==> flow/design.v (excerpt) <==
module URP_PCIE_RX_DATA_LINK_LAYER (
    input   logic                   clk,
    input   logic                   rst_n,
    input   logic   [267:0]         tlp_data_i,  
    input   logic                   tlp_data_valid_i,  
    output  logic                   tlp_data_ready_o,  
    output  logic   [31:0]          dllp_o,  
    output  logic                   dllp_valid_o,  
    input   logic                   dllp_read_i,  
    output  logic   [223:0]         tlp_data_o,  
    output  logic                   tlp_data_valid_o,  
    input   logic                   tlp_data_ready_i  
);
Size: about 250 flip-flops, about 530 I/O pins, roughly 0.037 mm² of cells after synthesis.
Settings: LEC_CHECK=0, CAP_MARGIN=15, CORE_MARGIN=2, CORE_UTILIZATION=71, CTS_CLUSTER_SIZE=60, MAX_ROUTING_LAYER=met4, PLACE_DENSITY=0.66, SLEW_MARGIN=20; clock period 27.2 ns.
run.sh (not shown) runs the stock make flow with config.mk's settings and CLKGATE_MAP_FILE=.
The baseline aborted during 5_1_grt.
Next try:
PLACE_DENSITY = default   (was 0.66)
The changed run never finished: it broke off in 5_1_grt.
Area after synthesis stays the same.
Die area is unchanged.
Synthesized cell count stays the same.
Next try:
CAP_MARGIN = 20   (was 15)
CORE_UTILIZATION = 57   (was 71)
CTS_CLUSTER_SIZE = default   (was 60)
MAX_ROUTING_LAYER = default   (was met4)
clock period = 19.2 ns   (was 27.2 ns; I/O delays follow)
- The new run ran to the end with violations: negative setup slack
- synthesized area stays the same
- die area rises by a quarter to a third
- synthesized cell count does not change
Next try:
CORE_UTILIZATION = 58   (was 57)
clock period = 20.3 ns   (was 19.2 ns; I/O delays follow)
Result: The new run finished but failed the layout checks on negative setup slack. Global-route usage rose by 1.6 points. Register-to-register slack is better by 1.8 ns. Cell area fell by 7.1%. Utilization fell by 5.7 points. Sequential cell count stays the same. Wire length fell by 27%. Die area fell by 1.7%. Non-clock buffer count fell by 271.
Next try:
CORE_UTILIZATION = 40   (was 58)
clock period = 29.0 ns   (was 20.3 ns; I/O delays follow)
What happened: The changed run completed with no timing, DRC or antenna violations. Routed wire length decreases by 5.3%. Die size rises by 44%. Final area decreases by 11%. Synthesized area stays the same. Clock-buffer cell count came out higher by 4. Utilization came out lower by 33 points. Sequential cell count stays the same. Non-clock buffer count shrinks by 522. Clock skew shrinks by 0.0083 ns.

Starting RTL as in the previous note.
Design URP_PCIE_RX_DATA_LINK_LAYER, start of the top module:
module URP_PCIE_RX_DATA_LINK_LAYER (
    input   logic                   clk,
    input   logic                   rst_n,
    input   logic   [267:0]         tlp_data_i,  
    input   logic                   tlp_data_valid_i,  
    output  logic                   tlp_data_ready_o,  
    output  logic   [31:0]          dllp_o,  
    output  logic                   dllp_valid_o,  
    input   logic                   dllp_read_i,  
    output  logic   [223:0]         tlp_data_o,  
    output  logic                   tlp_data_valid_o,  
    input   logic                   tlp_data_ready_i  
);
    logic [31:0]                lcrc_computed;       
    logic [31:0]                lcrc_received;       
    logic                       lcrc_valid;          
    logic [11:0]                sequence_number;     
    logic [11:0]                sequence_expected;   
    logic                       nak_scheduled_flag; 
    logic                       ack_scheduled_flag;
    logic [31:0]                dllp_data_gen;       
    logic lcrc_valid_o;
    logic [267:0] tlp_data_with_crc;
    logic [235:0] tlp_data_no_crc;
    logic [223:0] tlp_data_reg;
    logic valid;
    URP_PCIE_CRC32_GEN #(
        .DATA_WIDTH(236),   
        .CRC_WIDTH(32)      
    ) lcrc_gen (
        .data_i(tlp_data_i[267:32]),  
        .checksum_o(lcrc_computed)                     
    );
    always_comb begin
        lcrc_valid = 1'b1;
        lcrc_received = tlp_data_i[31:0];   
        if (lcrc_computed == lcrc_received) begin
            lcrc_valid = 1'b1;  
        end else begin
            lcrc_valid = 1'b0;
        end
    end
    always_ff @(posedge clk or negedge rst_n) begin
        if (!rst_n) begin
            sequence_expected <= 12'b0;   
            ack_scheduled_flag <= 1'b0;  
            nak_scheduled_flag <= 1'b0;  
            tlp_data_reg <= 223'b0;
            valid <= 1'b0;
  ...
Settings: LEC_CHECK=0, CAP_MARGIN=20, CORE_ASPECT_RATIO=0.5, CORE_MARGIN=2, CORE_UTILIZATION=72, CTS_CLUSTER_DIAMETER=396, CTS_CLUSTER_SIZE=98, SLEW_MARGIN=20, TNS_END_PERCENT=5; clock period 11.1 ns.
The first run did not get past detailed placement, error DPL-0038.
Then changed:
- CORE_ASPECT_RATIO: 0.5 -> default
- CORE_UTILIZATION: 72 -> 58
- CTS_CLUSTER_DIAMETER: 396 -> default
- CTS_CLUSTER_SIZE: 98 -> 35
- SETUP_SLACK_MARGIN: default -> 4.55
- TNS_END_PERCENT: 5 -> default
- clock period: 11.1 -> 15.9 ns (I/O delays scaled with it)
Outcome: Now the flow ended with an error in global routing. Synthesized area stays the same. Die size rises by 23%. Synthesized cell count is unchanged.

Starting RTL as in the previous note.
export LEC_CHECK = 0
export ABC_AREA = 1
export CAP_MARGIN = 20
export CELL_PAD_IN_SITES_DETAIL_PLACEMENT = 1
export CELL_PAD_IN_SITES_GLOBAL_PLACEMENT = 2
export CORE_MARGIN = 3
export CORE_UTILIZATION = 53
export CTS_CLUSTER_SIZE = 78
export HOLD_SLACK_MARGIN = 0.3
export MIN_ROUTING_LAYER = met2
export PLACE_DENSITY_LB_ADDON = 0.02
export SLEW_MARGIN = 35
export TNS_END_PERCENT = 95
create_clock -name core_clock -period 29.0 [get_ports {clk}]
The starting point never finished: it broke off in global placement, error FLW-0024.
Edit:
==> flow/config.mk (replaced) <==
export PLATFORM = sky130hd
export DESIGN_NAME = URP_PCIE_RX_DATA_LINK_LAYER
export DESIGN_NICKNAME = URP_PCIE_RX_DATA_LINK_LAYER
export VERILOG_FILES = /design/flow/design.v
export SDC_FILE = /design/flow/constraint.sdc
export NUM_CORES = 4
export LEC_CHECK = 0
export ABC_AREA = 1
export CAP_MARGIN = 20
export CORE_MARGIN = 2
export CORE_UTILIZATION = 53
export HOLD_SLACK_MARGIN = 0.05
export PLACE_DENSITY = 0.54
export SLEW_MARGIN = 20
Outcome: Now the flow finished but fails on negative setup slack; die size decreases slightly; synthesized area does not change; synthesized cell count is unchanged.

Starting RTL as in the previous note.
Settings: LEC_CHECK=0, CAP_MARGIN=5, CORE_MARGIN=2, CORE_UTILIZATION=72, CTS_CLUSTER_DIAMETER=95, CTS_CLUSTER_SIZE=62, PLACE_DENSITY=0.66, SETUP_SLACK_MARGIN=4.29, SLEW_MARGIN=20; clock period 14.9 ns.
The first run never finished: it broke off in detailed placement (3_5_place_dp).
Next try:
==> flow/config.mk (replaced) <==
export PLATFORM = sky130hd
export DESIGN_NAME = URP_PCIE_RX_DATA_LINK_LAYER
export DESIGN_NICKNAME = URP_PCIE_RX_DATA_LINK_LAYER
export VERILOG_FILES = /design/flow/design.v
export SDC_FILE = /design/flow/constraint.sdc
export NUM_CORES = 4
export LEC_CHECK = 0
export CAP_MARGIN = 20
export CORE_MARGIN = 2
export CORE_UTILIZATION = 58
export SLEW_MARGIN = 20
==> flow/constraint.sdc (replaced) <==
create_clock -name core_clock -period 15.9 [get_ports {clk}]
set_input_delay 3.1800 -clock core_clock [delete_from_list [all_inputs] [get_ports {clk}]]
set_output_delay 3.1800 -clock core_clock [all_outputs]
set_load 0.01 [all_outputs]
What happened: With this change the flow did not get past global routing (5_1_grt); synthesized cell count is unchanged; synthesized area does not change; die size came out higher by 24%.
Next try:
--- a/flow/config.mk
+++ b/flow/config.mk
@@ -10,2 +10,3 @@
 export CORE_UTILIZATION = 58
+export SETUP_SLACK_MARGIN = 0.34
 export SLEW_MARGIN = 20
==> flow/constraint.sdc (replaced) <==
create_clock -name core_clock -period 22.5 [get_ports {clk}]
set_input_delay 4.5000 -clock core_clock [delete_from_list [all_inputs] [get_ports {clk}]]
set_output_delay 4.5000 -clock core_clock [all_outputs]
set_load 0.01 [all_outputs]
What happened: The new run completed, yet does not pass: negative setup slack; synthesized cell count does not change; die area is unchanged; area after synthesis stays the same.

The RTL this note starts from:
==> flow/design.v <==
module URP_PCIE_CRC32_GEN
#(
    parameter   DATA_WIDTH              = 224,
    parameter   CRC_WIDTH               = 32
)
(
    input   wire    [DATA_WIDTH-1:0]    data_i,
    output  logic   [CRC_WIDTH-1:0]     checksum_o
);
    logic           [DATA_WIDTH-1:0]    dividend;
    logic           [CRC_WIDTH-1:0]     crc_temp;
    always_comb begin
        dividend                            = data_i;
        crc_temp                            = 32'h00000000;
        for (int unsigned i = 0; i < DATA_WIDTH; i = i + 1) begin
            if (crc_temp[CRC_WIDTH-1] != dividend[DATA_WIDTH-1]) begin
                crc_temp                        = (crc_temp << 1) ^ 32'h814141AB;
            end 
            else begin
                crc_temp                        = crc_temp << 1;
            end
            dividend                            = dividend << 1;
        end
    end
    assign  checksum_o                  = crc_temp;   
endmodule
module URP_PCIE_RX_DATA_LINK_LAYER (
    input   logic                   clk,
    input   logic                   rst_n,
    input   logic   [267:0]         tlp_data_i,  
    input   logic                   tlp_data_valid_i,  
    output  logic                   tlp_data_ready_o,  
    output  logic   [31:0]          dllp_o,  
    output  logic                   dllp_valid_o,  
    input   logic                   dllp_read_i,  
    output  logic   [223:0]         tlp_data_o,  
    output  logic                   tlp_data_valid_o,  
    input   logic                   tlp_data_ready_i  
);
    logic [31:0]                lcrc_computed;       
    logic [31:0]                lcrc_received;       
    logic                       lcrc_valid;          
    logic [11:0]                sequence_number;     
    logic [11:0]                sequence_expected;   
    logic                       nak_scheduled_flag; 
    logic                       ack_scheduled_flag;
    logic [31:0]                dllp_data_gen;       
    logic lcrc_valid_o;
    logic [267:0] tlp_data_with_crc;
    logic [235:0] tlp_data_no_crc;
    logic [223:0] tlp_data_reg;
    logic valid;
    URP_PCIE_CRC32_GEN #(
        .DATA_WIDTH(236),   
        .CRC_WIDTH(32)      
    ) lcrc_gen (
        .data_i(tlp_data_i[267:32]),  
        .checksum_o(lcrc_computed)                     
    );
    always_comb begin
        lcrc_valid = 1'b1;
        lcrc_received = tlp_data_i[31:0];   
        if (lcrc_computed == lcrc_received) begin
            lcrc_valid = 1'b1;  
        end else begin
            lcrc_valid = 1'b0;
        end
    end
    always_ff @(posedge clk or negedge rst_n) begin
        if (!rst_n) begin
            sequence_expected <= 12'b0;   
            ack_scheduled_flag <= 1'b0;  
            nak_scheduled_flag <= 1'b0;  
            tlp_data_reg <= 223'b0;
            valid <= 1'b0;
            sequence_number <= 12'b0;
        end else if ( tlp_data_valid_i == lcrc_valid ) begin
            sequence_number = tlp_data_i[267:256];  
            if (sequence_number > sequence_expected) begin
                nak_scheduled_flag <= 1'b1;   
                ack_scheduled_flag <= 1'b0;   
                valid <= 1'b0;
            end else if (sequence_number < sequence_expected) begin
                nak_scheduled_flag <= 1'b0;   
                ack_scheduled_flag <= 1'b1;   
                valid <= 1'b1;
            end else if(sequence_number == sequence_expected) begin  
                tlp_data_reg <= tlp_data_i[255:32];
                valid <= 1'b1;
                sequence_expected <= sequence_expected + 1;  
            end
        end
    end
    always_ff @(posedge clk or negedge rst_n) begin
        if (!rst_n) begin
            dllp_data_gen <= 32'd0;
            dllp_valid_o <= 1'b0;
        end else if (tlp_data_valid_i && lcrc_valid) begin
            if (ack_scheduled_flag) begin  
                dllp_data_gen <= {20'b0,sequence_expected-1};  
                dllp_valid_o <= 1'b1;  
            end else if (nak_scheduled_flag) begin  
                dllp_data_gen <= {3'b0, 1'b1, 16'b0, sequence_expected};  
                dllp_valid_o <= 1'b1;  
            end else begin  
                dllp_valid_o <= 1'b0;  
            end
        end
    end
    assign tlp_data_o = tlp_data_reg;   
    assign tlp_data_valid_o = tlp_data_valid_i && lcrc_valid && valid;  
    assign tlp_data_ready_o = tlp_data_ready_i;  
    assign dllp_o = dllp_data_gen;
endmodule
Settings: LEC_CHECK=0, CAP_MARGIN=35, CORE_MARGIN=2, CORE_UTILIZATION=66, CTS_CLUSTER_DIAMETER=270, HOLD_SLACK_MARGIN=0.3, MAX_ROUTING_LAYER=met4, SETUP_SLACK_MARGIN=-1.63, SLEW_MARGIN=20, TNS_END_PERCENT=5; clock period 25.9 ns.
The first run finished with setup timing left.
==> next run, changes <==
Settings changed: CAP_MARGIN 35 to 20, CORE_UTILIZATION 66 to 53, CTS_CLUSTER_DIAMETER 270 to not set, HOLD_SLACK_MARGIN 0.3 to 0.05, MAX_ROUTING_LAYER met4 to not set, SETUP_SLACK_MARGIN -1.63 to not set, TNS_END_PERCENT 5 to not set.
Clock period 25.9 ns to 29.0 ns, I/O delays scaled along.
Effect:
- With this change the flow finished with timing, DRC and antenna clean
- wire length came out lower by a quarter to a third
- clock-buffer cell count came out higher by 4
- setup slack improved by 3000 ps
- cell area came out lower by a little under a tenth
- non-clock buffer count came out lower by 513
- utilization came out lower by 24 points
- via count came out lower by a quarter to a third
- global-route usage came out lower by 20 points
- first-iteration DRC count came out lower by well over a third
==> next run, changes <==
Settings changed: ABC_AREA set to 1, CORE_UTILIZATION 53 to 72, CTS_CLUSTER_DIAMETER set to 398, CTS_CLUSTER_SIZE set to 45, HOLD_SLACK_MARGIN 0.05 to not set, MAX_ROUTING_LAYER set to met4, PLACE_DENSITY set to 0.95, SLEW_MARGIN 20 to 40.
This time the run never finished: it broke off in detailed placement (DPL-0038). Die area falls by a quarter to a third. Synthesized cell count rises by well over a third. Synthesized area falls slightly.
==> next run, changes <==
Settings changed: CELL_PAD_IN_SITES_DETAIL_PLACEMENT set to 2, CELL_PAD_IN_SITES_GLOBAL_PLACEMENT set to 3, CORE_MARGIN 2 to 10, CORE_UTILIZATION 72 to 22, CTS_CLUSTER_DIAMETER 398 to not set, CTS_CLUSTER_SIZE 45 to 14, GPL_ROUTABILITY_DRIVEN set to 1, GPL_TIMING_DRIVEN set to 1, MIN_ROUTING_LAYER set to met2, PLACE_DENSITY 0.95 to not set, PLACE_DENSITY_LB_ADDON set to 0.01, SLEW_MARGIN 40 to 20.
With this change the flow finished but fails on setup timing.
Area after synthesis does not change.
Die area increases to 3.5 times its value.
Synthesized cell count stays the same.

// URP_PCIE_RX_DATA_LINK_LAYER: RTL as listed in full above, without the edits since
Settings: LEC_CHECK=0, CAP_MARGIN=20, CORE_MARGIN=2, CORE_UTILIZATION=64, CTS_CLUSTER_SIZE=99, SLEW_MARGIN=20, TNS_END_PERCENT=25; clock period 33.7 ns.
The first run went through all stages and came out clean.
Change:
--- a/flow/config.mk
+++ b/flow/config.mk
@@ -10,2 +10,2 @@
-export CORE_UTILIZATION = 64
-export CTS_CLUSTER_SIZE = 99
+export CORE_UTILIZATION = 46
+export SETUP_SLACK_MARGIN = 4.25
@@ -13 +12,0 @@
-export TNS_END_PERCENT = 25
==> flow/constraint.sdc (replaced) <==
create_clock -name core_clock -period 15.9 [get_ports {clk}]
set_input_delay 3.1800 -clock core_clock [delete_from_list [all_inputs] [get_ports {clk}]]
set_output_delay 3.1800 -clock core_clock [all_outputs]
set_load 0.01 [all_outputs]
The changed run finished with setup timing left; clock-buffer cell count rises by 4; cell area rises by well over a third; non-clock buffer count rises by 1503; synthesized cell count is unchanged; via count rises by a quarter to a third; setup slack degrades by 6.1 ns.

RTL: the design.v shown in full above, as it stands there.
clock: 21.1 ns
lec_check: 0
cap_margin: 20
core_margin: 2
core_utilization: 58
hold_slack_margin: 0.3
setup_slack_margin: -1.63
slew_margin: 20
The starting point reached the layout checks and failed them: setup timing.
Change:
--- a/flow/config.mk
+++ b/flow/config.mk
@@ -6,8 +6,9 @@
 export NUM_CORES = 4
 export LEC_CHECK = 0
+export ABC_AREA = 1
 export CAP_MARGIN = 20
 export CORE_MARGIN = 2
 export CORE_UTILIZATION = 58
-export HOLD_SLACK_MARGIN = 0.3
-export SETUP_SLACK_MARGIN = -1.63
+export CTS_CLUSTER_SIZE = 76
+export SETUP_SLACK_MARGIN = 0.34
 export SLEW_MARGIN = 20
==> flow/constraint.sdc (replaced) <==
create_clock -name core_clock -period 25.1 [get_ports {clk}]
set_input_delay 5.0200 -clock core_clock [delete_from_list [all_inputs] [get_ports {clk}]]
set_output_delay 5.0200 -clock core_clock [all_outputs]
set_load 0.01 [all_outputs]
Now the flow aborted during 5_1_grt.
Synthesized cell count is higher by 47%.
Die size went down by 0.70%.
Synthesized area went down by 0.71%.
